**design/flow/constraint.sdc**
```tcl
create_clock -name core_clock -period 76.3 [get_ports {clk}]
set_input_delay 15.2600 -clock core_clock [delete_from_list [all_inputs] [get_ports {clk}]]
set_output_delay 15.2600 -clock core_clock [all_outputs]
set_load 0.01 [all_outputs]
```
**design/flow/config.mk**
```make
export PLATFORM = sky130hd
export DESIGN_NAME = ipod_player
export DESIGN_NICKNAME = ipod_player
export VERILOG_FILES = /design/flow/design.v
export SDC_FILE = /design/flow/constraint.sdc
export NUM_CORES = 4
export LEC_CHECK = 0
export CAP_MARGIN = 20
export CORE_MARGIN = 2
export CORE_UTILIZATION = 67
export SLEW_MARGIN = 20
```
**design/flow/design.v**
```verilog
module fsm(
input logic CLK_50M,
output logic [15:0] audiodata,
input logic [31:0] flash_mem_readdata,
input logic flash_mem_readdatavalid,
input logic reset,
input logic direction,
output logic [6:0] state,
input logic newclock1,
output flash_mem_read,
input logic idle,
output logic [15:0] out,
output [3:0] flash_mem_byteenable
);
parameter [6:0] start = 7'b000_0000;
parameter [6:0] read = 7'b010_0000;
parameter [6:0] waitread = 7'b110_1111;
parameter [6:0] play1 = 7'b101_1111;
parameter [6:0] play2 = 7'b111_1111;
always_ff @ (posedge CLK_50M, posedge reset)
	begin
	if (reset) begin
		state<=start;
		audiodata<=16'b0;
		end
	else 
		begin
		case(state)
		start: if(idle)begin
			state<=read;
			end
			else
			state<=start;
		read:begin
			state<=waitread;
			end
		waitread:begin
			if ( flash_mem_readdatavalid==1'b1) state<= play1;
			end	
		play1:
			begin 
			if (direction)
				begin
				if(newclock1) 
					begin
					state<=start;
					audiodata<= flash_mem_readdata [31:16];
					end
				else 
				audiodata<= flash_mem_readdata [31:16];
				end
			else
				begin 
				if(newclock1) 
					begin
					audiodata<= flash_mem_readdata [15:0];
					state<=play2;
					end
				else
				audiodata<= flash_mem_readdata [15:0];
				end
			end
		play2:
			begin 
			if (direction)
				begin
				if(newclock1) 
					begin
					state<=start;
					audiodata<= flash_mem_readdata [15:0];
					end
				else 
				audiodata<= flash_mem_readdata [15:0];
				end
			else
				begin
				if(newclock1) 
					begin
					state<=start;
					audiodata<= flash_mem_readdata [31:16];
					end
				else 
				audiodata<= flash_mem_readdata [31:16];
				end
			end
		default: state<=start;
		endcase
end 
		end 
assign flash_mem_read=~state[4];
assign flash_mem_byteenable={~state[3],~state[2],~state[1],~state[0]};
assign out =flash_mem_readdata[15:0];
endmodule 
module clockdiv (input logic [31:0] d,input logic [31:0] desiredfreq,input logic clk, input logic rst, output logic reset, output logic newclock);
always_ff @ (posedge clk, posedge rst)
begin
	if (rst)
		begin
		newclock<=1'b0;
		reset<=1'b0;
		end
	else if (d==((32'd25000000/(desiredfreq))-32'd1))
		begin
		newclock<=1'b1;
		reset<=1'b0;
		end
	else if (d>=((32'd50000000/(desiredfreq))-32'b1))
		begin
		newclock<=1'b0;
		reset<=1'b1;
		end
	else
		begin
		newclock<= newclock;
		reset<=1'b0;
		end
end
endmodule
module counter(input logic clk, input logic rst, input logic reset, output logic [31:0] Q);
always_ff @ (posedge clk, posedge rst)
begin 
	if (rst)
		Q<=32'b0;
	else if (reset)
		begin
		Q<=32'b1;
		end
	else
		Q<=Q+32'b1;
end
endmodule
module flipflop #(parameter width = 23)(input logic clk, input logic rst, input logic [width-1:0] d, output logic [width-1:0] q);
always_ff @(posedge clk, posedge rst)
if (rst) q<={width{1'b0}};
else q<=d;
endmodule
module keyboardaddr (input logic [22:0]  currentaddr,
	input logic D, E, B, F, R,
	output logic [1:0] state,
	input logic clk,
	input logic rst,
	input logic en,
output logic idle,
	output logic [22:0] nextaddr
	);
	parameter idleFW = 2'b00;
	parameter idleBW = 2'b01;
	parameter FW = 2'b10;
	parameter BW = 2'b11;
assign idle=state[1];	
	always_ff @ (posedge clk, posedge rst)
	begin
				if (rst) begin
					state<=idleFW;
					nextaddr<=23'b0;
				end
				else if (en)
					case(state)
					idleFW:	 
							if(R) begin		 
								state<=idleFW;
								nextaddr<=1'b0;
								end
							else if(B) begin  
								state<=idleBW;
								nextaddr<=currentaddr;	
								end
							else if(E) begin	 
								state<=FW;
								nextaddr<=currentaddr+1'b1;
								end
							else begin		 
								state<=idleFW;
								nextaddr<=currentaddr;
								end
					idleBW:
							if(R) begin		 
								state<=idleBW;
								nextaddr<=1'b0;
								end
							else if(F) begin		 
								state<=idleFW;
								nextaddr<=currentaddr;	
								end
							else if(B) begin		 
								state<=BW;
								nextaddr<=currentaddr+1'b1;
								end
							else begin		 
								state<=idleBW;
								nextaddr<=currentaddr;
								end
					FW:			
							if(currentaddr==32'h7ffff) begin
						nextaddr<=32'b0;
							end
							else if(R) begin		 
									state<=FW;
									nextaddr<=32'b0;
								end
								else if(B) begin		 
									state<=BW;
									nextaddr<=currentaddr-1'b1;	
								end
								else if(D) begin		 
									state<=idleFW;
									nextaddr<=currentaddr;
								end
								else begin		 
									state<=FW;
									nextaddr<=currentaddr+1'b1;						
								end
					BW:
			if(currentaddr==32'b0) begin
				nextaddr<=32'h7ffff;
				end
							else if(R) begin 
								state<=BW;
								nextaddr<=32'h7ffff;
								end
							else if(F) begin		 
								state<=FW;
								nextaddr<=currentaddr+1'b1;	
								end
							else if(D) begin		 
								state<=idleBW;
								nextaddr<=currentaddr;
								end
							else begin		 
								state<=BW;
								nextaddr<=currentaddr-1'b1;
								end
						default: state<= idleFW;
				endcase
			end
endmodule
module vDFF(clk, rst, en, in, out);
	input logic clk;
	input logic rst;
	input logic en;
	input logic [22:0] in;
	output logic [22:0] out;
	always_ff @(posedge clk, posedge rst)
		if (rst) out<=23'b0;
		else if (en) out<=in;
endmodule 
module keyboardint(kbd, D,E,B,F,R);
	input logic [7:0] kbd;
	output D,E,B,F,R;
parameter character_B =8'h42;
parameter character_D =8'h44;
parameter character_E =8'h45;
parameter character_F =8'h46;
parameter character_R =8'h52;
parameter character_lowercase_b= 8'h62;
parameter character_lowercase_d= 8'h64;
parameter character_lowercase_e= 8'h65;
parameter character_lowercase_f= 8'h66;
parameter character_lowercase_r= 8'h72;
		assign D = (character_D == kbd)| (character_lowercase_d == kbd);
		assign E = (character_E == kbd)| (character_lowercase_e == kbd);
		assign B = (character_B == kbd)| (character_lowercase_b == kbd);
		assign F = (character_F == kbd)| (character_lowercase_f == kbd);
		assign R = (character_R == kbd)| (character_lowercase_r == kbd);
endmodule
module keyintegration(clk,rst,addvalue,prevaddvalue,keys);
	input logic clk;
	input logic rst;
	input logic [2:0] keys;
	output logic [31:0] addvalue;
	input logic [31:0] prevaddvalue;
	always_ff @(posedge clk, posedge rst)begin
			if(rst) begin
				addvalue<=0;
			end
			else if(keys[2]) begin
				addvalue<=0;
			end
			else if(keys[1]) begin
				addvalue<=prevaddvalue+32'd1000;
			end
			else if(keys[0]) begin
				addvalue<=prevaddvalue-32'd1000;
			end
			else begin
				addvalue<=prevaddvalue;
			end
		end
endmodule
`default_nettype none
module ipod_player(
    input  logic        clk,
    input  logic        reset,
    input  logic [7:0]  kbd_ascii,
    input  logic        speed_up,
    input  logic        speed_down,
    input  logic        speed_reset,
    input  logic        direction,
    input  logic [31:0] flash_readdata,
    input  logic        flash_readdatavalid,
    output logic        flash_read,
    output logic [3:0]  flash_byteenable,
    output logic [22:0] flash_address,
    output logic [15:0] audio_data,
    output logic        sample_clk
);
logic D,B,E,F,R;
logic [1:0] state2;
logic idle;
logic [6:0] state;
logic [15:0] out;
logic [22:0] nextaddress;
logic [22:0] currentaddress;
logic newclock1;
logic newclock1_q;
logic addr_en;
logic [31:0] d1;
logic resetcounter1;
logic [31:0] prevaddvalue;
logic [31:0] addvalue;
logic edgeclock1;
keyintegration speedcontrol(.clk(clk),.rst(reset),.addvalue(addvalue),.prevaddvalue(prevaddvalue),.keys({speed_reset,speed_up,speed_down}));
flipflop #(32) addvalueff (.clk(clk), .rst(reset), .d(addvalue), .q(prevaddvalue));
clockdiv div1 (.d(d1),.desiredfreq(32'd22000+addvalue),.clk(clk),.rst(reset),.reset(resetcounter1),.newclock(newclock1));
counter counter1 (.clk(clk), .rst(reset), .reset(resetcounter1), .Q(d1));
always_ff @(posedge clk, posedge reset)
    if (reset) newclock1_q <= 1'b0;
    else       newclock1_q <= newclock1;
assign addr_en = newclock1 & ~newclock1_q;
keyboardaddr addressset (.currentaddr(currentaddress),.clk(clk),.rst(reset),.en(addr_en),.idle(idle),.state(state2),.D(D),.E(E),.B(B),.F(F),.R(R),.nextaddr(nextaddress));
keyboardint keyboardinput (.kbd(kbd_ascii), .D(D), .E(E), .B(B), .F(F), .R(R));
vDFF addrVDFF(.clk(clk),.rst(reset),.en(addr_en),.in(nextaddress),.out(currentaddress));
doublesync newclock_doublsync(.indata(newclock1), .outdata(edgeclock1), .clk(clk), .reset(reset));
fsm flash(
.CLK_50M(clk),
.direction(direction),
.audiodata(audio_data),
.flash_mem_readdata(flash_readdata),
.flash_mem_readdatavalid(flash_readdatavalid),
.reset(reset),
.state(state),
.out(out),
.idle(idle),
.newclock1(edgeclock1),
.flash_mem_byteenable(flash_byteenable),
.flash_mem_read(flash_read)
);
assign flash_address = currentaddress[22:0];
assign sample_clk = newclock1;
endmodule
module doublesync(input logic indata, input logic clk, input logic reset, output logic outdata);
logic reg1;
always_ff @(posedge clk, posedge reset)
    if (reset) begin
        reg1 <= 1'b0;
        outdata <= 1'b0;
    end else begin
        reg1 <= indata;
        outdata <= reg1;
    end
endmodule
`default_nettype wire
```
**design/flow/run.sh**
```bash
#!/bin/bash
# the make line also repeats each setting of config.mk as NAME=value (left out here)
make -C /OpenROAD-flow-scripts/flow DESIGN_CONFIG=/design/flow/config.mk WORK_HOME=/design/flow/orfs CLKGATE_MAP_FILE= finish
```
==> results of run 1 <==
-- metal layers --
metal	up-vias	share of wire (%)	GRT usage [%]
met5	-	0.041	0
met4	16	7.8	31.95
met3	1526	14	13.14
met2	5860	40	71.68
met1	39560	37	61.89
li1	39610	-	-
-- final cells by class --
| class | count | area share [%] |
|---|---|---|
| antenna | 3 | 0.009340 |
| clock buffer | 18 | 0.5464 |
| clock inverter | 14 | 0.1541 |
| inverter | 359 | 1.694 |
| multi-input combinational | 9604 | 83.60 |
| sequential | 171 | 5.333 |
| tap | 1391 | 2.165 |
| timing repair buffer | 625 | 6.488 |
| timing repair inverter | 1 | 0.006227 |
-- what timing repair did --
action / CTS / global route
pin swaps: 16 / 89
resized: 122 / 402
cloned: 0 / 4
buffers inserted: 25 / 81
hold endpoints to repair: 0 / 0
endpoints found under the setup margin: 2 / 2
-- through the flow --
step                      cells  setup WS [ps]  TNS, ps
final                     12190           1920        0
after global routing      12180         -859.7    -1711
after CTS                 12100          1.826        0
after detailed placement  12040          -4234    -8423
after global placement    12040          -3142    -6263
after floorplan           10520          36.33        0
==> flow_summary.json, run 1 <==
{
  "worstReg2RegEnd": "div1.reset",
  "ios": 92,
  "seq_area_sq_um": 4287,
  "aoi_share_pct": 32.54,
  "antenna_left": 0,
  "arrival_ps": 74730,
  "reg2reg_slack_ps": 1920,
  "rows": 119,
  "status": "complete, no violations",
  "vias": 86570,
  "xor_share_pct": 10.76,
  "ys_seq_share_pct": 5.970,
  "fp_nets": 11580,
  "yosys.cell_types.count": 117,
  "mux_share_pct": 3.013,
  "synthArstFlopShare_pct": 100.0,
  "cp_top_family": "AND-OR/OR-AND gates",
  "dr.pass1.iters": 9,
  "clock_latency_ps": 490,
  "route.detailed.drc": 0,
  "netlist_area_sq_um": 71680,
  "grt_pass1_wl_microns": 427000,
  "required_ps": 76650,
  "fin_crit_sh_pct": 97.48,
  "grt_pass1_vias": 78080,
  "grt_usage_pct": 48.57,
  "crit_path_end": "div1.reset",
  "path_depth": 324,
  "fp_util_pct": 67.81,
  "final_nets": 11840,
  "slew_viol_final": 0,
  "n_fill_cell": 8692,
  "dr.first_iter.drc_count": 11740,
  "die_width_microns": 331.1,
  "ys_cells": 10520,
  "die_area_sq_um": 109600,
  "whs_ps": 423.0,
  "min-delay-start": "speedcontrol.addvalue[31]",
  "cp-end-kind": "register",
  "start_kind": "register",
  "min_path_cells": 0,
  "grt_antenna_before_repair": 10,
  "cts-buffers-inserted": 17,
  "detail_route.wl_per_cell_microns": 23.44,
  "synthSimpleGateAreaFrac_pct": 25.99,
  "port_buffers": 90,
  "die_y_microns": 331.1,
  "warnings": 35,
  "relSlewSlack_pct": 4.021,
  "fin_util_pct": 76.03,
  "cts-root-buf": "clkbuf_16",
  "common_cells": "nor2_1 (1,198), nand2_1 (1,099), ha_1 (1,011)",
  "ys.flop_type": "dfrtp_1",
  "crit_path_start": "speedcontrol.addvalue[4]",
  "critPathKind": "reg -> reg",
  "top_cell": "nor2_1",
  "grt_max_degree": 101,
  "min_period_ps": 74380,
  "synthAdderAreaFrac_pct": 17.65,
  "maxCapViolations": 0,
  "r2r.worst_path.cells": 324,
  "hp-class": "reg -> reg",
  "skew_ps": 15.94,
  "path_buffers": 26,
  "cts_buffer_depth": 2,
  "numClockSinks": 171,
  "vias_per_cell": 7.104,
  "ctsHtreeMaxLevel": 4,
  "placed_cell_area_sq_um": 76550,
  "gp_congestion": 1.108,
  "ys_warn_count": 9,
  "min_to": "addvalueff.q[31]",
  "avgSynthCellArea_sq_um": 6.811,
  "r2r_start": "speedcontrol.addvalue[4]",
  "tightest_slew_ps": 1434,
  "finish.instance_area_sq_um": 80370,
  "wirelength_microns": 285600,
  "cp_slowest_cell": "or4b_2",
  "max_stage_delay_ps": 760,
  "syn_inst": 10520,
  "cts_hold_buf": 0,
  "ys_ff": 171,
  "dp_hpwl_microns": 214300,
  "synth-edff-count": 0,
  "synth_area_leader_cell": "ha_1",
  "top_area_share_pct": 17.65,
  "ys_top_cells_by_area": "ha_1 (18%), xnor2_1 (6.8%), a21oi_1 (6.6%), nor2_1 (6.3%), dfrtp_1 (6.0%)",
  "path_clk_slew_ps": 70,
  "max_freq_ghz": 0.01344,
  "cts_tree": "yes",
  "yosys_area_sq_um": 71680,
  "path_max_fanout": 22,
  "grt_overflow": 0,
  "comb_area_sq_um": 67200,
  "core_area_sq_um": 105700,
  "cpMostUsedCell": "a21o_1",
  "hold_viol": 0,
  "topCombFamilyByArea": "AND-OR/OR-AND gates",
  "area_growth_pct": 12.13,
  "setup_viol": 0
}
==> run 2: changes to the inputs <==
- ABC_AREA: default -> 1
- CELL_PAD_IN_SITES_GLOBAL_PLACEMENT: default -> 1
- CORE_ASPECT_RATIO: default -> 1.01
- CORE_UTILIZATION: 67 -> 56
- CTS_CLUSTER_DIAMETER: default -> 302
- GPL_ROUTABILITY_DRIVEN: default -> 1
- MAX_ROUTING_LAYER: default -> met4
- SETUP_SLACK_MARGIN: default -> -2.0
- clock period: 76.3 -> 63.7 ns (I/O delays scaled with it)
==> run 2 against run 1 <==
Compared with the run above:
- the layout now fails its checks (setup timing)
- sequential share of layout area down 1.2 points
- register-to-register slack got worse by 13000 ps
- hold slack lost 6.8 ps
- critical path type unchanged
==> flow_summary.json, run 2 <==
{
  "status": "failed layout checks",
  "so_faults": "setup timing",
  "numClockSinks": 171,
  "ys_ff": 171,
  "synthSimpleGateAreaFrac_pct": 32.33,
  "crit_path_end": "div1.newclock",
  "min_path_cells": 0,
  "final_nets": 16180,
  "grt_usage_pct": 45.99,
  "cts-buffers-inserted": 17,
  "path_depth": 556,
  "r2r.worst_path.cells": 556,
  "grt_overflow": 0,
  "arrival_ps": 75330,
  "ios": 92,
  "slew_viol_final": 0,
  "aoi_share_pct": 21.45,
  "die_width_microns": 350.7,
  "skew_ps": 13.04,
  "min_to": "addvalueff.q[2]",
  "required_ps": 64130,
  "finish.instance_area_sq_um": 105200,
  "dr.pass1.iters": 12,
  "path_max_fanout": 10,
  "reg2reg_slack_ps": -11200,
  "port_buffers": 90,
  "min_period_ps": 74900,
  "ys_cells": 11340,
  "max_freq_ghz": 0.01335,
  "cts-root-buf": "clkbuf_16",
  "fp_nets": 12400,
  "cp-end-kind": "register",
  "synth_area_leader_cell": "ha_1",
  "xor_share_pct": 11.13,
  "dr.first_iter.drc_count": 11080,
  "cts_hold_buf": 0,
  "max_stage_delay_ps": 750,
  "maxCapViolations": 0,
  "fp_util_pct": 56.44,
  "ys_seq_share_pct": 6.295,
  "r2r_start": "speedcontrol.addvalue[8]",
  "grt_pass1_vias": 93340,
  "die_y_microns": 354.1,
  "cp_slowest_cell": "o21bai_1",
  "grt_max_degree": 99,
  "ys_top_cells_by_area": "ha_1 (19%), nand2_1 (15%), a21oi_1 (8.2%), xor2_1 (7.6%), inv_1 (7.3%)",
  "warnings": 35,
  "critPathKind": "reg -> reg",
  "cpMostUsedCell": "nand2_1",
  "area_growth_pct": 54.76,
  "vias": 99640,
  "use_met3_pct": 7.556,
  "common_cells": "nand2_1 (2,761), inv_1 (1,317), a21oi_1 (1,113)",
  "vias_per_cell": 5.935,
  "mux_share_pct": 0.1049,
  "hp-class": "reg -> reg",
  "fin_crit_sh_pct": 117.6,
  "cts_tree": "yes",
  "synthArstFlopShare_pct": 100.0,
  "use_met2_pct": 74.04,
  "ys_warn_count": 9,
  "synth-edff-count": 0,
  "avgSynthCellArea_sq_um": 5.994,
  "tightest_slew_ps": 1112,
  "route.detailed.drc": 0,
  "use_met1_pct": 50.82,
  "synthAdderAreaFrac_pct": 18.61,
  "grt.busiest_layer": "met2",
  "wirelength_microns": 325500,
  "fin_util_pct": 87.35,
  "ctsHtreeMaxLevel": 4,
  "fin_ws_ps": -11200,
  "setup_viol": 2,
  "rows": 128,
  "core_area_sq_um": 120400,
  "grt_pass1_wl_microns": 453900,
  "die_area_sq_um": 124200,
  "worstReg2RegEnd": "div1.newclock",
  "cp_top_family": "simple AND/OR/NAND/NOR gates",
  "top_cell": "nand2_1",
  "min-delay-start": "speedcontrol.addvalue[2]",
  "dp_hpwl_microns": 224900,
  "path_buffers": 92,
  "gp_congestion": 1.037,
  "syn_inst": 11340,
  "antenna_left": 0,
  "crit_path_start": "speedcontrol.addvalue[8]",
  "rsz0062_at_grt": "yes",
  "relSlewSlack_pct": 25.77,
  "grt_antenna_before_repair": 16,
  "topCombFamilyByArea": "simple AND/OR/NAND/NOR gates",
  "hold_viol": 0,
  "start_kind": "register",
  "ys.flop_type": "dfrtp_1",
  "detail_route.wl_per_cell_microns": 19.39,
  "placed_cell_area_sq_um": 97310,
  "netlist_area_sq_um": 67980,
  "cts_buffer_depth": 2,
  "path_clk_slew_ps": 80,
  "top_area_share_pct": 18.61,
  "yosys_area_sq_um": 67980,
  "yosys.cell_types.count": 91,
  "clock_latency_ps": 510
}
run 2: layer usage:
layer	up-vias	part of all wire, %
met4	0	10
met3	2629	11
met5	-	0
li1	45460	-
met2	6231	43
met1	45320	35
run 2: cell type report:
class	instances	area [sq um]
multi-input combinational	9522	61910
timing repair buffer	4029	30950
fill	6956	15230
inverter	1379	5314
sequential	171	4299
tap	1625	2033
clock buffer	17	425.4
clock inverter	15	183.9
antenna	29	72.57
timing repair inverter	2	13.76
run 2: per-stage QoR:
step	hold slack (ps)	setup slack, ps	setup TNS (ps)	cells
floorplan	353.7	-4695	-9385	11340
global placement	396.2	-7527	-15030	16370
detailed placement	396.9	-10300	-20560	16370
CTS	417.6	-6282	-12560	16550
global route	430.3	-15220	-30380	16780
finish	416.2	-11200	-22340	16790
run 2: what timing repair did:
action / in CTS / in global routing
pin swaps: 159 / 465
buffers inserted: 151 / 200
gates cloned: 6 / 9
setup endpoints to repair: 2 / 2
resized: 256 / 732
==> run 3: changes to the inputs <==
- CAP_MARGIN: 20 -> 40
- CELL_PAD_IN_SITES_GLOBAL_PLACEMENT: 1 -> default
- CORE_ASPECT_RATIO: 1.01 -> 1.53
- CORE_UTILIZATION: 56 -> 72
- CTS_CLUSTER_DIAMETER: 302 -> 396
- CTS_CLUSTER_SIZE: default -> 99
- GPL_ROUTABILITY_DRIVEN: 1 -> default
- MAX_ROUTING_LAYER: met4 -> default
- PLACE_DENSITY: default -> 0.41
- SETUP_SLACK_MARGIN: -2.0 -> 5
- clock period: 63.7 -> 84.7 ns (I/O delays scaled with it)
==> run 3 against run 2 <==
Compared with the run above:
- the run now finishes clean
- cell area down 26%
- flip-flop count unchanged
- highest routed layer is now met5
- synthesized area unchanged
- clock skew up 6.0 ps
- register-to-register slack better by 17000 ps
- setup slack better by 17000 ps
- critical path depth up 4
- clock-buffer cell count up 2
- hold slack better by 31 ps
==> flow_summary.json, run 3 <==
{
  "status": "complete, no violations",
  "path_clk_slew_ps": 80,
  "crit_path_start": "speedcontrol.addvalue[4]",
  "topCombFamilyByArea": "simple AND/OR/NAND/NOR gates",
  "hp-class": "reg -> reg",
  "ys_ff": 171,
  "final_nets": 12850,
  "syn_inst": 11340,
  "core_area_sq_um": 93740,
  "avgSynthCellArea_sq_um": 5.994,
  "ys.flop_type": "dfrtp_1",
  "hold_viol": 0,
  "dp.cells": 12670,
  "min_to": "addvalueff.q[29]",
  "cts-buffers-inserted": 17,
  "cp-end-kind": "register",
  "min_path_cells": 0,
  "die_y_microns": 384.1,
  "grt_antenna_before_repair": 11,
  "max_freq_ghz": 0.01269,
  "yosys_area_sq_um": 67980,
  "synthSimpleGateAreaFrac_pct": 32.33,
  "ys_cells": 11340,
  "antenna_left": 0,
  "grt_max_degree": 76,
  "clock_latency_ps": 490,
  "max_stage_delay_ps": 510,
  "relSlewSlack_pct": 10.63,
  "tightest_slew_ps": 1327,
  "cp_top_family": "AND-OR/OR-AND gates",
  "numClockSinks": 171,
  "vias": 83680,
  "grt_overflow": 0,
  "slew_viol_final": 0,
  "fin_crit_sh_pct": 93.02,
  "start_kind": "register",
  "cts-root-buf": "clkbuf_16",
  "cts_hold_buf": 0,
  "placed_cell_area_sq_um": 71230,
  "synthAdderAreaFrac_pct": 18.61,
  "required_ps": 85120,
  "path_buffers": 89,
  "gp_congestion": 1.051,
  "warnings": 33,
  "maxCapViolations": 0,
  "final_cells": 13010,
  "cpMostUsedCell": "nand2_1",
  "cts_tree": "yes",
  "die_width_microns": 252.4,
  "yosys.cell_types.count": 91,
  "synth-edff-count": 0,
  "wirelength_microns": 257800,
  "dr.first_iter.drc_count": 8291,
  "grt_pass1_wl_microns": 375600,
  "path_depth": 560,
  "ys_seq_share_pct": 6.295,
  "arrival_ps": 79210,
  "min_period_ps": 78790,
  "synth_area_leader_cell": "ha_1",
  "path_max_fanout": 14,
  "aoi_share_pct": 21.45,
  "ys_top_cells_by_area": "ha_1 (19%), nand2_1 (15%), a21oi_1 (8.2%), xor2_1 (7.6%), inv_1 (7.3%)",
  "fp_nets": 12400,
  "top_cell": "nand2_1",
  "fp_util_pct": 72.52,
  "grt_pass1_vias": 78030,
  "rows": 139,
  "die_area_sq_um": 96940,
  "r2r.worst_path.cells": 560,
  "r2r_start": "speedcontrol.addvalue[4]",
  "finish.instance_area_sq_um": 77380,
  "netlist_area_sq_um": 67980,
  "worstReg2RegEnd": "div1.newclock",
  "route.detailed.drc": 0,
  "ys_warn_count": 9,
  "common_cells": "nand2_1 (2,761), inv_1 (1,317), a21oi_1 (1,113)",
  "cts_buffer_depth": 2,
  "min-delay-start": "speedcontrol.addvalue[29]",
  "detail_route.wl_per_cell_microns": 19.82,
  "mux_share_pct": 0.1049,
  "synthArstFlopShare_pct": 100.0,
  "skew_ps": 19.01,
  "setup_viol": 0,
  "dp_hpwl_microns": 179800,
  "vias_per_cell": 6.433,
  "top_area_share_pct": 18.61,
  "xor_share_pct": 11.13,
  "reg2reg_slack_ps": 5910,
  "critPathKind": "reg -> reg",
  "grt_usage_pct": 47.22,
  "cp_slowest_cell": "dfrtp_4",
  "port_buffers": 90,
  "rsz0062_at_grt": "yes",
  "area_growth_pct": 13.83,
  "dr.pass1.iters": 17,
  "crit_path_end": "div1.newclock",
  "ctsHtreeMaxLevel": 4,
  "tns_ps": 0,
  "ios": 92
}
[run 3: area by class of cell]
| type | count | area [sq um] |
|---|---|---|
| fillers | 6790 | 16370 |
| multi-input cells | 9526 | 59660 |
| repair inverters | 3 | 16.27 |
| repair buffers | 692 | 5966 |
| flip-flops and latches | 171 | 4288 |
| well taps | 1198 | 1499 |
| clock inverters | 13 | 140.1 |
| diodes | 6 | 15.01 |
| inverters | 1379 | 5343 |
| clock buffers | 19 | 452.9 |
[run 3: metal layers]
layer  track usage (%)  part of all wire, %
met1             45.69                   32
met2             80.15                   44
met3             10.77                   11
met4             49.66                   13
met5                 0                 0.12
[run 3: timing repair]
item | CTS | global route
setup buffers | 37 | 242
gates cloned | 2 | 16
resized | 141 | 621
pin swaps | 14 | 267
setup endpoints to repair | 2 | 2
[run 3: stage by stage]
step                      setup slack [ps]  utilization [%]  hold WS (ps)
final                                 5909            82.54         447.4
after global routing                  1750            82.53         451.3
after CTS                             5018            77.49         436.6
after detailed placement            -700.4            75.99         419.2
after global placement                1438            75.88         399.6
after floorplan                       8981                -         353.7
==> run 4: changes to the inputs <==
- ABC_AREA: 1 -> 0
- CAP_MARGIN: 40 -> 20
- CELL_PAD_IN_SITES_GLOBAL_PLACEMENT: default -> 2
- CORE_ASPECT_RATIO: 1.53 -> default
- CORE_UTILIZATION: 72 -> 36
- CTS_CLUSTER_DIAMETER: 396 -> default
- CTS_CLUSTER_SIZE: 99 -> 67
- GPL_ROUTABILITY_DRIVEN: default -> 1
- GPL_TIMING_DRIVEN: default -> 1
- MAX_ROUTING_LAYER: default -> met4
- PLACE_DENSITY: 0.41 -> default
- PLACE_DENSITY_LB_ADDON: default -> 0.03
- SETUP_SLACK_MARGIN: 5 -> default
- clock period: 84.7 -> 81.8 ns (I/O delays scaled with it)
==> run 4 against run 3 <==
Compared with the run above:
- utilization down 41 points
- clock-buffer cell count fell by 2
- flip-flop count is the same
- first-iteration DRC count decreased by 17%
- register-to-register slack worse by 2300 ps
- maximum frequency grew 0.82%
- largest cell class unchanged
- highest routed layer is now met4
==> flow_summary.json, run 4 <==
{
  "r2r.worst_path.cells": 352,
  "start_kind": "register",
  "fin_crit_sh_pct": 95.53,
  "cts-buffers-inserted": 17,
  "core_area_sq_um": 197600,
  "min_to": "addvalueff.q[31]",
  "rows": 163,
  "cts_hold_buf": 0,
  "synthAdderAreaFrac_pct": 17.65,
  "whs_ps": 420.0,
  "placed_cell_area_sq_um": 78950,
  "ys_ff": 171,
  "reg2reg_slack_ps": 3650,
  "synthSimpleGateAreaFrac_pct": 25.99,
  "status": "complete, no violations",
  "die_width_microns": 450.2,
  "ys_seq_share_pct": 5.970,
  "die_area_sq_um": 202700,
  "dr.first_iter.drc_count": 6921,
  "xor_share_pct": 10.76,
  "arrival_ps": 78580,
  "synth_area_leader_cell": "ha_1",
  "avgSynthCellArea_sq_um": 6.811,
  "dp.cells": 13400,
  "netlist_area_sq_um": 71680,
  "port_buffers": 90,
  "worstReg2RegEnd": "div1.newclock",
  "grt_pass1_vias": 77500,
  "route.detailed.drc": 0,
  "syn_inst": 10520,
  "ys_top_cells_by_area": "ha_1 (18%), xnor2_1 (6.8%), a21oi_1 (6.6%), nor2_1 (6.3%), dfrtp_1 (6.0%)",
  "cts_tree": "yes",
  "hp-class": "reg -> reg",
  "grt_pass1_wl_microns": 498900,
  "common_cells": "nor2_1 (1,198), nand2_1 (1,099), ha_1 (1,011)",
  "mux_share_pct": 3.013,
  "detail_route.wl_per_cell_microns": 25.11,
  "ios": 92,
  "finish.instance_area_sq_um": 81470,
  "relSlewSlack_pct": 25.08,
  "final_cells": 13480,
  "clock_latency_ps": 510,
  "cp_slowest_cell": "or4b_2",
  "synth-edff-count": 0,
  "ys_cells": 10520,
  "skew_ps": 26.22,
  "crit_path_end": "div1.newclock",
  "required_ps": 82230,
  "tns_ps": 0,
  "grt_max_degree": 106,
  "path_buffers": 47,
  "wirelength_microns": 338500,
  "min-delay-start": "speedcontrol.addvalue[31]",
  "cp-end-kind": "register",
  "dr.pass1.iters": 5,
  "topCombFamilyByArea": "AND-OR/OR-AND gates",
  "area_growth_pct": 13.66,
  "slew_viol_final": 0,
  "min_path_cells": 0,
  "vias_per_cell": 6.088,
  "die_y_microns": 450.2,
  "synthArstFlopShare_pct": 100.0,
  "path_max_fanout": 24,
  "r2r_start": "speedcontrol.addvalue[4]",
  "cts_buffer_depth": 2,
  "dp_hpwl_microns": 267600,
  "yosys.cell_types.count": 117,
  "top_cell": "nor2_1",
  "maxCapViolations": 0,
  "path_depth": 352,
  "warnings": 34,
  "path_clk_slew_ps": 80,
  "fp_util_pct": 36.27,
  "cp_top_family": "AND-OR/OR-AND gates",
  "aoi_share_pct": 32.54,
  "yosys_area_sq_um": 71680,
  "numClockSinks": 171,
  "top_area_share_pct": 17.65,
  "fin_util_pct": 41.23,
  "ys.flop_type": "dfrtp_1",
  "grt_usage_pct": 32.76,
  "critPathKind": "reg -> reg",
  "final_nets": 11880,
  "max_stage_delay_ps": 670,
  "cpMostUsedCell": "buf_4",
  "cts-root-buf": "clkbuf_16",
  "grt_antenna_before_repair": 7,
  "ctsHtreeMaxLevel": 4,
  "fp_nets": 11580,
  "tightest_slew_ps": 1121,
  "hold_viol": 0,
  "min_period_ps": 78150,
  "crit_path_start": "speedcontrol.addvalue[4]",
  "vias": 82080,
  "grt_overflow": 0,
  "gp_congestion": 0.9954,
  "antenna_left": 0,
  "ys_warn_count": 9,
  "max_freq_ghz": 0.01280,
  "setup_viol": 0
}
[run 4: timing repair]
| action | 4_1_cts | 5_1_grt |
|---|---|---|
| gates cloned | 0 | 0 |
| buffers inserted | 9 | 36 |
| pin swaps | 5 | 45 |
| resized | 85 | 277 |
| setup endpoints to repair | 2 | 2 |
[run 4: final cells by class]
cell class / instances / area, sq um
clock inverters: 14 / 172.7
flip-flops and latches: 171 / 4288
fillers: 21110 / 116200
multi-input cells: 9604 / 66450
diodes: 7 / 17.52
repair buffers: 669 / 5451
well taps: 2640 / 3303
clock buffers: 17 / 425.4
inverters: 359 / 1365
[run 4: stage by stage]
stage | setup WS, ps
finish | 3654
detailed placement | -3912
global route | -162.0
floorplan | 134.4
CTS | 0.5542
global placement | -4230
[run 4: routing by layer]
metal / global-route usage (%) / vias up / part of all wire [%]
li1: - / 39690 / -
met1: 43.28 / 39610 / 46
met2: 53.60 / 2377 / 46
met3: 2.135 / 406 / 4.6
met4: 9.333 / 0 / 3.3
met5: - / - / 0
==> run 5: changes to the inputs <==
- ABC_AREA: 0 -> default
- CELL_PAD_IN_SITES_GLOBAL_PLACEMENT: 2 -> default
- CORE_UTILIZATION: 36 -> 66
- CTS_CLUSTER_SIZE: 67 -> default
- GPL_ROUTABILITY_DRIVEN: 1 -> default
- GPL_TIMING_DRIVEN: 1 -> default
- HOLD_SLACK_MARGIN: default -> -0.1
- PLACE_DENSITY_LB_ADDON: 0.03 -> default
- TNS_END_PERCENT: default -> 5
- clock period: 81.8 -> 70.6 ns (I/O delays scaled with it)
==> run 5 against run 4 <==
Compared with the run above:
- die area fell by 45%
- the flow now stops in global routing
- synthesized cell count did not move
- synthesized area did not move
==> flow_summary.json, run 5 <==
{
  "topCombFamilyByArea": "AND-OR/OR-AND gates",
  "synth_area_leader_cell": "ha_1",
  "failed_stage": "global routing",
  "cts-root-buf": "clkbuf_16",
  "core_area_sq_um": 107400,
  "status": "stopped before the end",
  "cts_buffer_depth": 2,
  "top_area_share_pct": 17.65,
  "synth-edff-count": 0,
  "rows": 120,
  "ys_top_cells_by_area": "ha_1 (18%), xnor2_1 (6.8%), a21oi_1 (6.6%), nor2_1 (6.3%), dfrtp_1 (6.0%)",
  "xor_share_pct": 10.76,
  "ys_cells": 10520,
  "common_cells": "nor2_1 (1,198), nand2_1 (1,099), ha_1 (1,011)",
  "synthAdderAreaFrac_pct": 17.65,
  "grt_usage_pct": 98.67,
  "firstError": "[ERROR GRT-0232] Routing congestion too high. Check the congestion heatmap in the GUI.",
  "yosys_area_sq_um": 71680,
  "ys_seq_share_pct": 5.970,
  "grt_overflow": 4300,
  "syn_inst": 10520,
  "top_cell": "nor2_1",
  "avgSynthCellArea_sq_um": 6.811,
  "ys.flop_type": "dfrtp_1",
  "cts_hold_buf": 0,
  "ys_ff": 171,
  "netlist_area_sq_um": 71680,
  "ys_warn_count": 9,
  "fp_util_pct": 66.77,
  "cts-buffers-inserted": 17,
  "die_area_sq_um": 111300,
  "ios": 92,
  "dp_hpwl_microns": 246200,
  "yosys.cell_types.count": 117,
  "die_width_microns": 333.6,
  "port_buffers": 90,
  "numClockSinks": 171,
  "synthArstFlopShare_pct": 100.0,
  "gp_congestion": 1.195,
  "ctsHtreeMaxLevel": 4,
  "fp_nets": 11580,
  "mux_share_pct": 3.013,
  "synthSimpleGateAreaFrac_pct": 25.99,
  "dp.cells": 14110,
  "die_y_microns": 333.6,
  "aoi_share_pct": 32.54
}
==> run 5: per-stage QoR <==
stage               setup slack (ps)  hold slack [ps]  area (sq um)  TNS, ps
detailed placement             -3559            406.5         92750    -7117
CTS                            2.863            416.6         95270        0
floorplan                      13.32            348.7         72950        0
global placement               -1691            387.2         92740    -3376
==> run 5: repair_timing <==
item / 4_1_cts
setup endpoints to repair: 2
pin swaps: 93
gates resized: 288
buffers inserted: 73
cloned: 0
==> run 5: layer usage <==
layer,GRT overflow,GRT usage [%]
met5,-,-
met4,944,103.3
met3,260,88.77
met2,2798,111.2
met1,298,92.93
==> run 6: changes to the inputs <==
- CORE_UTILIZATION: 66 -> 64
- HOLD_SLACK_MARGIN: -0.1 -> default
- MAX_ROUTING_LAYER: met4 -> default
- TNS_END_PERCENT: 5 -> default
- clock period: 70.6 -> 66.6 ns (I/O delays scaled with it)
==> run 6 against run 5 <==
Compared with the run above:
- the run fails in clock tree synthesis
- synthesized area stayed put
- die area is 3.1% higher
- synthesized cell count stayed put
==> flow_summary.json, run 6 <==
{
  "status": "stopped before the end",
  "failed_stage": "clock tree synthesis",
  "firstError": "[ERROR DPL-0038] Utilization greater than 100%, impossible to legalize",
  "synthArstFlopShare_pct": 100.0,
  "avgSynthCellArea_sq_um": 6.811,
  "top_area_share_pct": 17.65,
  "fp_nets": 11580,
  "synthSimpleGateAreaFrac_pct": 25.99,
  "yosys.cell_types.count": 117,
  "common_cells": "nor2_1 (1,198), nand2_1 (1,099), ha_1 (1,011)",
  "netlist_area_sq_um": 71680,
  "rows": 122,
  "synth_area_leader_cell": "ha_1",
  "die_y_microns": 338.7,
  "ys_warn_count": 9,
  "ys_seq_share_pct": 5.970,
  "ios": 92,
  "fp_util_pct": 64.68,
  "mux_share_pct": 3.013,
  "port_buffers": 90,
  "ys_ff": 171,
  "die_width_microns": 338.7,
  "yosys_area_sq_um": 71680,
  "aoi_share_pct": 32.54,
  "synth-edff-count": 0,
  "die_area_sq_um": 114700,
  "syn_inst": 10520,
  "ys.flop_type": "dfrtp_1",
  "ys_cells": 10520,
  "core_area_sq_um": 110800,
  "xor_share_pct": 10.76,
  "ys_top_cells_by_area": "ha_1 (18%), xnor2_1 (6.8%), a21oi_1 (6.6%), nor2_1 (6.3%), dfrtp_1 (6.0%)",
  "gp_congestion": 1.113,
  "top_cell": "nor2_1",
  "synthAdderAreaFrac_pct": 17.65,
  "dp_hpwl_microns": 314300,
  "topCombFamilyByArea": "AND-OR/OR-AND gates"
}
-- run 6: metrics by stage --
step | cells | cell area (sq um) | setup WS, ps | util (%)
floorplan | 10520 | 74360 | -1647 | -
global placement | 15720 | 105300 | -2882 | 94.98
detailed placement | 15720 | 105300 | -7889 | 94.98
==> run 7: changes to the inputs <==
- ABC_AREA: default -> 1
- CAP_MARGIN: 20 -> 40
- CORE_ASPECT_RATIO: default -> 1.53
- CORE_UTILIZATION: 64 -> 72
- CTS_CLUSTER_DIAMETER: default -> 396
- CTS_CLUSTER_SIZE: default -> 99
- PLACE_DENSITY: default -> 0.41
- SETUP_SLACK_MARGIN: default -> -2.0
- TNS_END_PERCENT: default -> 10
- clock period: 66.6 -> 75.3 ns (I/O delays scaled with it)
==> run 7 against run 6 <==
Compared with the run above:
- synthesized area fell by 5.2%
- the flow stops in global routing
- synthesized cell count rose by 7.8%
- die area fell by 15%
==> flow_summary.json, run 7 <==
{
  "ctsHtreeMaxLevel": 4,
  "grt_usage_pct": 68.46,
  "xor_share_pct": 11.13,
  "gp_congestion": 1.069,
  "synthAdderAreaFrac_pct": 18.61,
  "ys_ff": 171,
  "top_area_share_pct": 18.61,
  "common_cells": "nand2_1 (2,761), inv_1 (1,317), a21oi_1 (1,113)",
  "die_area_sq_um": 96940,
  "ys_top_cells_by_area": "ha_1 (19%), nand2_1 (15%), a21oi_1 (8.2%), xor2_1 (7.6%), inv_1 (7.3%)",
  "port_buffers": 90,
  "synth-edff-count": 0,
  "status": "stopped before the end",
  "cts-buffers-inserted": 17,
  "ys.flop_type": "dfrtp_1",
  "firstError": "[ERROR GRT-0232] Routing congestion too high. Check the congestion heatmap in the GUI.",
  "cts-root-buf": "clkbuf_16",
  "ios": 92,
  "ys_cells": 11340,
  "aoi_share_pct": 21.45,
  "die_width_microns": 252.4,
  "yosys_area_sq_um": 67980,
  "synth_area_leader_cell": "ha_1",
  "mux_share_pct": 0.1049,
  "ys_warn_count": 9,
  "fp_nets": 12400,
  "fp_util_pct": 72.52,
  "rows": 139,
  "synthSimpleGateAreaFrac_pct": 32.33,
  "die_y_microns": 384.1,
  "failed_stage": "global routing",
  "cts_hold_buf": 0,
  "grt_overflow": 110,
  "topCombFamilyByArea": "simple AND/OR/NAND/NOR gates",
  "cts_buffer_depth": 2,
  "core_area_sq_um": 93740,
  "avgSynthCellArea_sq_um": 5.994,
  "yosys.cell_types.count": 91,
  "dp_hpwl_microns": 193900,
  "numClockSinks": 171,
  "syn_inst": 11340,
  "netlist_area_sq_um": 67980,
  "top_cell": "nand2_1",
  "synthArstFlopShare_pct": 100.0,
  "ys_seq_share_pct": 6.295
}
run 7: metal layers:
layer	GRT usage (%)	GRT overflow
met5	22.81	0
met4	70.72	38
met3	46.58	1
met2	92.36	63
met1	65.31	8
run 7: metrics by stage:
step           setup slack (ps)  cell area (sq um)  cells
2_1_floorplan            -418.6              67980  11340
3_3_place_gp              -2268              78150  13580
3_5_place_dp              -4157              78190  13590
4_1_cts                   -1985              79030  13630
run 7: what timing repair did:
item / CTS
buffers inserted: 8
pin swaps: 6
resized: 64
setup endpoints to repair: 2
==> run 8: changes to the inputs <==
- ABC_AREA: 1 -> default
- CAP_MARGIN: 40 -> 20
- CORE_ASPECT_RATIO: 1.53 -> default
- CORE_UTILIZATION: 72 -> 58
- CTS_CLUSTER_DIAMETER: 396 -> default
- CTS_CLUSTER_SIZE: 99 -> default
- PLACE_DENSITY: 0.41 -> default
- SETUP_SLACK_MARGIN: -2.0 -> 5
- TNS_END_PERCENT: 10 -> default
- clock period: 75.3 -> 61.7 ns (I/O delays scaled with it)
==> run 8 against run 7 <==
Compared with the run above:
- the run again fails in global routing
- synthesized area increased by 5.5%
- die area increased by 30%
- synthesized cell count down 7.2%
==> flow_summary.json, run 8 <==
{
  "synthAdderAreaFrac_pct": 17.65,
  "place_ws_ps": -9997,
  "ys_cells": 10520,
  "common_cells": "nor2_1 (1,198), nand2_1 (1,099), ha_1 (1,011)",
  "die_area_sq_um": 126400,
  "dp_hpwl_microns": 271900,
  "synth-edff-count": 0,
  "yosys.cell_types.count": 117,
  "die_width_microns": 355.6,
  "ys_top_cells_by_area": "ha_1 (18%), xnor2_1 (6.8%), a21oi_1 (6.6%), nor2_1 (6.3%), dfrtp_1 (6.0%)",
  "top_area_share_pct": 17.65,
  "ctsHtreeMaxLevel": 4,
  "fp_util_pct": 58.66,
  "xor_share_pct": 10.76,
  "cts-buffers-inserted": 17,
  "synthSimpleGateAreaFrac_pct": 25.99,
  "ys_warn_count": 9,
  "yosys_area_sq_um": 71680,
  "failed_stage": "global routing",
  "grt_overflow": 2459,
  "topCombFamilyByArea": "AND-OR/OR-AND gates",
  "ys.flop_type": "dfrtp_1",
  "synth_area_leader_cell": "ha_1",
  "placed_cell_area_sq_um": 106300,
  "top_cell": "nor2_1",
  "core_area_sq_um": 122200,
  "fp_nets": 11580,
  "cts-root-buf": "clkbuf_16",
  "netlist_area_sq_um": 71680,
  "status": "stopped before the end",
  "die_y_microns": 355.6,
  "port_buffers": 90,
  "ios": 92,
  "aoi_share_pct": 32.54,
  "avgSynthCellArea_sq_um": 6.811,
  "syn_inst": 10520,
  "numClockSinks": 171,
  "grt_usage_pct": 91.86,
  "rows": 128,
  "ys_ff": 171,
  "ys_seq_share_pct": 5.970,
  "firstError": "[ERROR GRT-0232] Routing congestion too high. Check the congestion heatmap in the GUI.",
  "synthArstFlopShare_pct": 100.0,
  "cts_buffer_depth": 2,
  "gp_congestion": 1.115,
  "dp.cells": 15970,
  "mux_share_pct": 3.013
}
## run 8: stage by stage
stage	hold WS (ps)	util, %
4_1_cts	447.2	91.43
3_5_place_dp	431.0	87.01
3_3_place_gp	425.4	87.01
2_1_floorplan	348.7	-
## run 8: timing repair
item	in CTS
hold buffers	0
gates cloned	1
gates resized	597
pin swaps	291
setup endpoints to repair	2
setup buffers	272
## run 8: layer usage
metal / GRT overflow / track usage (%)
met5: 16 / 62.83
met4: 656 / 96.14
met3: 152 / 82.76
met2: 1440 / 103.6
met1: 195 / 88.78
==> run 9: changes to the inputs <==
- ABC_AREA: default -> 0
- CELL_PAD_IN_SITES_DETAIL_PLACEMENT: default -> 0
- CORE_UTILIZATION: 58 -> 64
- CTS_CLUSTER_SIZE: default -> 35
- GPL_ROUTABILITY_DRIVEN: default -> 0
- GPL_TIMING_DRIVEN: default -> 1
- MIN_ROUTING_LAYER: default -> met2
- SETUP_SLACK_MARGIN: 5 -> 5.0
- clock period: 61.7 -> 111.0 ns (I/O delays scaled with it)
==> run 9 against run 8 <==
Compared with the run above:
- the run again fails in global routing
- die area decreased by 9.3%
- synthesized cell count unchanged
- synthesized area unchanged
==> flow_summary.json, run 9 <==
{
  "status": "stopped before the end",
  "failed_stage": "global routing",
  "firstError": "[ERROR GRT-0116] Global routing finished with congestion. Check the congestion regions in the DRC Viewer.",
  "yosys.cell_types.count": 117,
  "fp_util_pct": 64.68,
  "cts-buffers-inserted": 17,
  "synthArstFlopShare_pct": 100.0,
  "synth-edff-count": 0,
  "core_area_sq_um": 110800,
  "cts_buffer_depth": 2,
  "top_cell": "nor2_1",
  "ctsHtreeMaxLevel": 4,
  "dp_hpwl_microns": 204000,
  "syn_inst": 10520,
  "avgSynthCellArea_sq_um": 6.811,
  "ys_cells": 10520,
  "yosys_area_sq_um": 71680,
  "numClockSinks": 171,
  "synthAdderAreaFrac_pct": 17.65,
  "die_y_microns": 338.7,
  "ios": 92,
  "die_area_sq_um": 114700,
  "xor_share_pct": 10.76,
  "netlist_area_sq_um": 71680,
  "rows": 122,
  "cts_resized": 0,
  "placed_cell_area_sq_um": 74570,
  "dp.cells": 11880,
  "grt_overflow": 96,
  "synthSimpleGateAreaFrac_pct": 25.99,
  "topCombFamilyByArea": "AND-OR/OR-AND gates",
  "ys_top_cells_by_area": "ha_1 (18%), xnor2_1 (6.8%), a21oi_1 (6.6%), nor2_1 (6.3%), dfrtp_1 (6.0%)",
  "fp_nets": 11580,
  "aoi_share_pct": 32.54,
  "post_cts_buffers": 0,
  "ys.flop_type": "dfrtp_1",
  "ys_seq_share_pct": 5.970,
  "mux_share_pct": 3.013,
  "cts_hold_buf": 0,
  "ys_warn_count": 9,
  "die_width_microns": 338.7,
  "port_buffers": 90,
  "cts-root-buf": "clkbuf_16",
  "top_area_share_pct": 17.65,
  "synth_area_leader_cell": "ha_1",
  "ys_ff": 171,
  "common_cells": "nor2_1 (1,198), nand2_1 (1,099), ha_1 (1,011)",
  "grt_usage_pct": 74.58
}
## run 9: metal layers
metal / GRT overflow / global-route usage (%)
met1: - / -
met2: 7 / 79.10
met3: 67 / 86.23
met4: 5 / 49.38
met5: 17 / 57.38
## run 9: stage by stage
step / worst slack [ps] / utilization (%)
after CTS: 17260 / 67.80
after detailed placement: 17630 / 67.29
after floorplan: 27960 / -
after global placement: 18790 / 67.29
==> run 10: changes to the inputs <==
- ABC_AREA: 0 -> 1
- CAP_MARGIN: 20 -> 35
- CELL_PAD_IN_SITES_DETAIL_PLACEMENT: 0 -> default
- CORE_ASPECT_RATIO: default -> 1.63
- CORE_UTILIZATION: 64 -> 61
- CTS_CLUSTER_SIZE: 35 -> 92
- GPL_ROUTABILITY_DRIVEN: 0 -> default
- GPL_TIMING_DRIVEN: 1 -> default
- MIN_ROUTING_LAYER: met2 -> default
- SETUP_SLACK_MARGIN: 5.0 -> default
- SLEW_MARGIN: 20 -> 0
- TNS_END_PERCENT: default -> 10
- clock period: 111.0 -> 83.3 ns (I/O delays scaled with it)
==> run 10 against run 9 <==
Compared with the run above:
- now clean on timing, DRC and antenna
- die area shrank 0.43%
- synthesized cell count grew 7.8%
- synthesized area shrank 5.2%
==> flow_summary.json, run 10 <==
{
  "status": "complete, no violations",
  "die_area_sq_um": 114200,
  "topCombFamilyByArea": "simple AND/OR/NAND/NOR gates",
  "cts-buffers-inserted": 17,
  "critPathKind": "reg -> reg",
  "cts-root-buf": "clkbuf_16",
  "numClockSinks": 171,
  "yosys.cell_types.count": 91,
  "clock_latency_ps": 490,
  "antenna_left": 0,
  "min_path_cells": 0,
  "max_stage_delay_ps": 510,
  "ios": 92,
  "fin_ws_ps": 5005,
  "dr.first_iter.drc_count": 5773,
  "die_y_microns": 430.2,
  "relSlewSlack_pct": 30.16,
  "ys_ff": 171,
  "synth-edff-count": 0,
  "die_width_microns": 265.5,
  "port_buffers": 90,
  "grt_antenna_before_repair": 4,
  "ys_top_cells_by_area": "ha_1 (19%), nand2_1 (15%), a21oi_1 (8.2%), xor2_1 (7.6%), inv_1 (7.3%)",
  "rows": 156,
  "grt_max_degree": 105,
  "crit_path_end": "div1.newclock",
  "hold_viol": 0,
  "dp_hpwl_microns": 197300,
  "ctsHtreeMaxLevel": 4,
  "top_area_share_pct": 18.61,
  "final_nets": 13010,
  "min_period_ps": 78300,
  "skew_ps": 20.01,
  "gp_congestion": 1.015,
  "slew_viol_final": 0,
  "ys_cells": 11340,
  "core_area_sq_um": 110700,
  "path_clk_slew_ps": 80,
  "start_kind": "register",
  "min_to": "addvalueff.q[2]",
  "area_growth_pct": 13.41,
  "netlist_area_sq_um": 67980,
  "path_depth": 542,
  "path_max_fanout": 36,
  "mux_share_pct": 0.1049,
  "cts_hold_buf": 0,
  "common_cells": "nand2_1 (2,761), inv_1 (1,317), a21oi_1 (1,113)",
  "grt_pass1_wl_microns": 386600,
  "cts_buffer_depth": 2,
  "synthAdderAreaFrac_pct": 18.61,
  "avgSynthCellArea_sq_um": 5.994,
  "vias_per_cell": 5.989,
  "wirelength_microns": 253800,
  "fp_nets": 12400,
  "crit_path_start": "speedcontrol.addvalue[4]",
  "warnings": 35,
  "cp_slowest_cell": "dfrtp_4",
  "detail_route.wl_per_cell_microns": 18.96,
  "cp_top_family": "AND-OR/OR-AND gates",
  "maxCapViolations": 0,
  "synth_area_leader_cell": "ha_1",
  "r2r_start": "speedcontrol.addvalue[4]",
  "cts_tree": "yes",
  "n_fill_cell": 10370,
  "grt_pass1_vias": 77550,
  "cpMostUsedCell": "nand2_1",
  "yosys_area_sq_um": 67980,
  "synthArstFlopShare_pct": 100.0,
  "cp-end-kind": "register",
  "hp-class": "reg -> reg",
  "ys_seq_share_pct": 6.295,
  "worstReg2RegEnd": "div1.newclock",
  "fin_crit_sh_pct": 93.99,
  "reg2reg_slack_ps": 5000,
  "ys.flop_type": "dfrtp_1",
  "required_ps": 83710,
  "route.detailed.drc": 0,
  "grt_overflow": 0,
  "path_buffers": 70,
  "setup_viol": 0,
  "xor_share_pct": 11.13,
  "place_ws_ps": -1606,
  "synthSimpleGateAreaFrac_pct": 32.33,
  "ys_warn_count": 9,
  "max_freq_ghz": 0.01277,
  "fp_util_pct": 61.42,
  "min-delay-start": "speedcontrol.addvalue[2]",
  "arrival_ps": 78700,
  "grt_usage_pct": 42.06,
  "aoi_share_pct": 21.45,
  "tightest_slew_ps": 1044,
  "top_cell": "nand2_1",
  "vias": 80170,
  "dr.pass1.iters": 9,
  "syn_inst": 11340,
  "r2r.worst_path.cells": 542
}
-- run 10: routing by layer --
layer | track usage [%] | vias to the layer above | routed length, microns
met5 | 0 | - | 0
li1 | - | 39080 | -
met3 | 5.901 | 1365 | 14980
met2 | 75.45 | 3074 | 122000
met1 | 39.94 | 36650 | 85830
met4 | 43.18 | 0 | 30950
-- run 10: what timing repair did --
item	4_1_cts	5_1_grt
gates resized	20	351
buffers inserted	2	125
pin swaps	3	67
endpoints found under the hold margin	0	0
gates cloned	1	10
setup endpoints to repair	2	2
-- run 10: per-stage QoR --
step	TNS (ps)	instance area [sq um]	util [%]	std cells	hold WS, ps
2_1_floorplan	0	67980	-	11340	353.7
3_3_place_gp	-840.1	73980	66.85	13210	386.0
3_5_place_dp	-3160	74000	66.87	13210	400.2
4_1_cts	0	74720	67.52	13250	414.4
5_1_grt	-1555	77080	69.65	13380	431.8
6_report	0	77090	69.66	13390	413.5
-- run 10: cell type report --
class                           instances  area, sq um  area share (%)
Timing Repair Buffer                  851         6843           8.876
Inverter                             1379         5286           6.857
Tap cell                             1422         1779           2.308
Clock inverter                         13        181.4          0.2353
Clock buffer                           19        432.9          0.5616
Multi-Input combinational cell       9528        58270           75.58
Timing Repair inverter                  1        7.507        0.009738
Antenna cell                            3        7.507        0.009738
Sequential cell                       171         4287           5.560
==> run 11: changes to the inputs <==
- ABC_AREA: 1 -> default
- CAP_MARGIN: 35 -> 40
- CORE_ASPECT_RATIO: 1.63 -> default
- CORE_UTILIZATION: 61 -> 65
- CTS_CLUSTER_DIAMETER: default -> 317
- CTS_CLUSTER_SIZE: 92 -> default
- MAX_ROUTING_LAYER: default -> met4
- SETUP_SLACK_MARGIN: default -> 5
- SLEW_MARGIN: 0 -> 20
- TNS_END_PERCENT: 10 -> default
- clock period: 83.3 -> 67.7 ns (I/O delays scaled with it)
==> run 11 against run 10 <==
Compared with the run above:
- the run now fails in clock tree synthesis
- synthesized area grew 5.5%
- synthesized cell count down 7.2%
- die area shrank 1.1%
==> flow_summary.json, run 11 <==
{
  "status": "stopped before the end",
  "port_buffers": 90,
  "die_area_sq_um": 113000,
  "top_cell": "nor2_1",
  "synthAdderAreaFrac_pct": 17.65,
  "ys_warn_count": 9,
  "synthSimpleGateAreaFrac_pct": 25.99,
  "fp_nets": 11580,
  "gp_congestion": 1.152,
  "ys_cells": 10520,
  "placed_cell_area_sq_um": 105300,
  "synthArstFlopShare_pct": 100.0,
  "ys_top_cells_by_area": "ha_1 (18%), xnor2_1 (6.8%), a21oi_1 (6.6%), nor2_1 (6.3%), dfrtp_1 (6.0%)",
  "ys.flop_type": "dfrtp_1",
  "failed_stage": "clock tree synthesis",
  "syn_inst": 10520,
  "yosys.cell_types.count": 117,
  "place_ws_ps": -6717,
  "aoi_share_pct": 32.54,
  "rows": 121,
  "core_area_sq_um": 109200,
  "synth-edff-count": 0,
  "die_y_microns": 336.1,
  "avgSynthCellArea_sq_um": 6.811,
  "common_cells": "nor2_1 (1,198), nand2_1 (1,099), ha_1 (1,011)",
  "top_area_share_pct": 17.65,
  "yosys_area_sq_um": 71680,
  "dp_hpwl_microns": 322800,
  "netlist_area_sq_um": 71680,
  "synth_area_leader_cell": "ha_1",
  "firstError": "[ERROR DPL-0038] Utilization greater than 100%, impossible to legalize",
  "die_width_microns": 336.1,
  "fp_util_pct": 65.67,
  "ios": 92,
  "ys_seq_share_pct": 5.970,
  "topCombFamilyByArea": "AND-OR/OR-AND gates",
  "xor_share_pct": 10.76,
  "mux_share_pct": 3.013,
  "ys_ff": 171
}
## run 11: through the flow
| stage | hold slack [ps] | util (%) | cells |
|---|---|---|---|
| detailed placement | 395.8 | 96.48 | 15690 |
| global placement | 391.9 | 96.34 | 15680 |
| floorplan | 348.7 | - | 10520 |
==> run 12: changes to the inputs <==
- CAP_MARGIN: 40 -> 35
- CELL_PAD_IN_SITES_GLOBAL_PLACEMENT: default -> 0
- CORE_UTILIZATION: 65 -> 44
- CTS_CLUSTER_DIAMETER: 317 -> 52
- CTS_CLUSTER_SIZE: default -> 67
- MAX_ROUTING_LAYER: met4 -> default
- MIN_ROUTING_LAYER: default -> met1
- SETUP_SLACK_MARGIN: 5 -> default
- TNS_END_PERCENT: default -> 5
- clock period: 67.7 -> 96.1 ns (I/O delays scaled with it)
==> run 12 against run 11 <==
Compared with the run above:
- now clean on timing, DRC and antenna
- synthesized cell count is the same
- die area grew 47%
- synthesized area is the same
==> flow_summary.json, run 12 <==
{
  "status": "complete, no violations",
  "ys_ff": 171,
  "die_width_microns": 407.6,
  "whs_ps": 420.9,
  "grt_pass1_vias": 79260,
  "ys_top_cells_by_area": "ha_1 (18%), xnor2_1 (6.8%), a21oi_1 (6.6%), nor2_1 (6.3%), dfrtp_1 (6.0%)",
  "path_depth": 343,
  "synth_area_leader_cell": "ha_1",
  "fp_util_pct": 44.19,
  "die_y_microns": 407.6,
  "tns_ps": 0,
  "crit_path_start": "speedcontrol.addvalue[5]",
  "tightest_slew_ps": 1086,
  "aoi_share_pct": 32.54,
  "min-delay-start": "newclock1_q",
  "path_max_fanout": 32,
  "rows": 148,
  "yosys.cell_types.count": 117,
  "cts_tree": "yes",
  "max_freq_ghz": 0.01094,
  "arrival_ps": 91840,
  "min_to": "newclock_doublsync.outdata",
  "ys_seq_share_pct": 5.970,
  "dr.first_iter.drc_count": 7798,
  "area_growth_pct": 14.31,
  "comb_area_sq_um": 64920,
  "r2r.worst_path.cells": 343,
  "min_period_ps": 91390,
  "topCombFamilyByArea": "AND-OR/OR-AND gates",
  "critPathKind": "reg -> reg",
  "cts_buffer_depth": 2,
  "ctsHtreeMaxLevel": 4,
  "dp_hpwl_microns": 241000,
  "cpMostUsedCell": "ha_1",
  "port_buffers": 90,
  "mux_share_pct": 3.013,
  "crit_path_end": "div1.newclock",
  "cp_slowest_cell": "a2111oi_1",
  "cts_resized": 0,
  "clock_latency_ps": 520,
  "cts-root-buf": "clkbuf_16",
  "skew_ps": 26.13,
  "fp_nets": 11580,
  "slew_viol_final": 0,
  "detail_route.wl_per_cell_microns": 22.89,
  "synthAdderAreaFrac_pct": 17.65,
  "path_buffers": 40,
  "cts-buffers-inserted": 17,
  "grt_overflow": 0,
  "avgSynthCellArea_sq_um": 6.811,
  "vias": 84690,
  "grt_usage_pct": 35.03,
  "reg2reg_slack_ps": 4710,
  "numClockSinks": 171,
  "cp-end-kind": "register",
  "hold_viol": 0,
  "hp-class": "reg -> reg",
  "synthArstFlopShare_pct": 100.0,
  "seq_area_sq_um": 4287,
  "r2r_start": "speedcontrol.addvalue[5]",
  "cp_top_family": "AND-OR/OR-AND gates",
  "gp_congestion": 1.021,
  "worstReg2RegEnd": "div1.newclock",
  "yosys_area_sq_um": 71680,
  "route.detailed.drc": 0,
  "fin_crit_sh_pct": 95.10,
  "grt_max_degree": 99,
  "post_cts_buffers": 0,
  "n_fill_cell": 16440,
  "top_area_share_pct": 17.65,
  "min_path_cells": 0,
  "die_area_sq_um": 166200,
  "ys_warn_count": 9,
  "xor_share_pct": 10.76,
  "final_nets": 12230,
  "ys_cells": 10520,
  "dr.pass1.iters": 6,
  "common_cells": "nor2_1 (1,198), nand2_1 (1,099), ha_1 (1,011)",
  "antenna_left": 0,
  "maxCapViolations": 0,
  "cts_hold_buf": 0,
  "synth-edff-count": 0,
  "syn_inst": 10520,
  "required_ps": 96550,
  "top_cell": "nor2_1",
  "warnings": 30,
  "wirelength_microns": 305900,
  "vias_per_cell": 6.338,
  "grt_pass1_wl_microns": 462300,
  "start_kind": "register",
  "relSlewSlack_pct": 27.14,
  "path_clk_slew_ps": 90,
  "max_stage_delay_ps": 710,
  "rsz0062_at_grt": "no",
  "synthSimpleGateAreaFrac_pct": 25.99,
  "ios": 92,
  "netlist_area_sq_um": 71680,
  "ys.flop_type": "dfrtp_1",
  "grt_antenna_before_repair": 6,
  "setup_viol": 0,
  "core_area_sq_um": 162200
}
-- run 12: layout make-up --
cell class,count,area share (%)
multi-input cells,9604,79.23
repair buffers,1014,9.792
flip-flops and latches,171,5.231
well taps,2175,3.321
inverters,359,1.658
clock buffers,17,0.5192
clock inverters,15,0.2260
diodes,8,0.02443
-- run 12: routing by layer --
metal | global-route usage [%] | vias up | part of all wire [%]
met5 | 0 | - | 0.0043
met4 | 19.15 | 2 | 6.1
met3 | 3.911 | 830 | 7.1
met2 | 57.49 | 3664 | 45
met1 | 44.72 | 39830 | 42
li1 | - | 40370 | -
-- run 12: per-stage QoR --
stage,setup WS [ps],area [sq um],std cells,util [%]
2_1_floorplan,13060,71680,10520,-
3_3_place_gp,4589,81000,13300,49.94
3_5_place_dp,4429,81180,13310,50.04
4_1_cts,4007,81790,13350,50.42
5_1_grt,77.95,81930,13360,50.51
6_report,4713,81940,13360,50.51
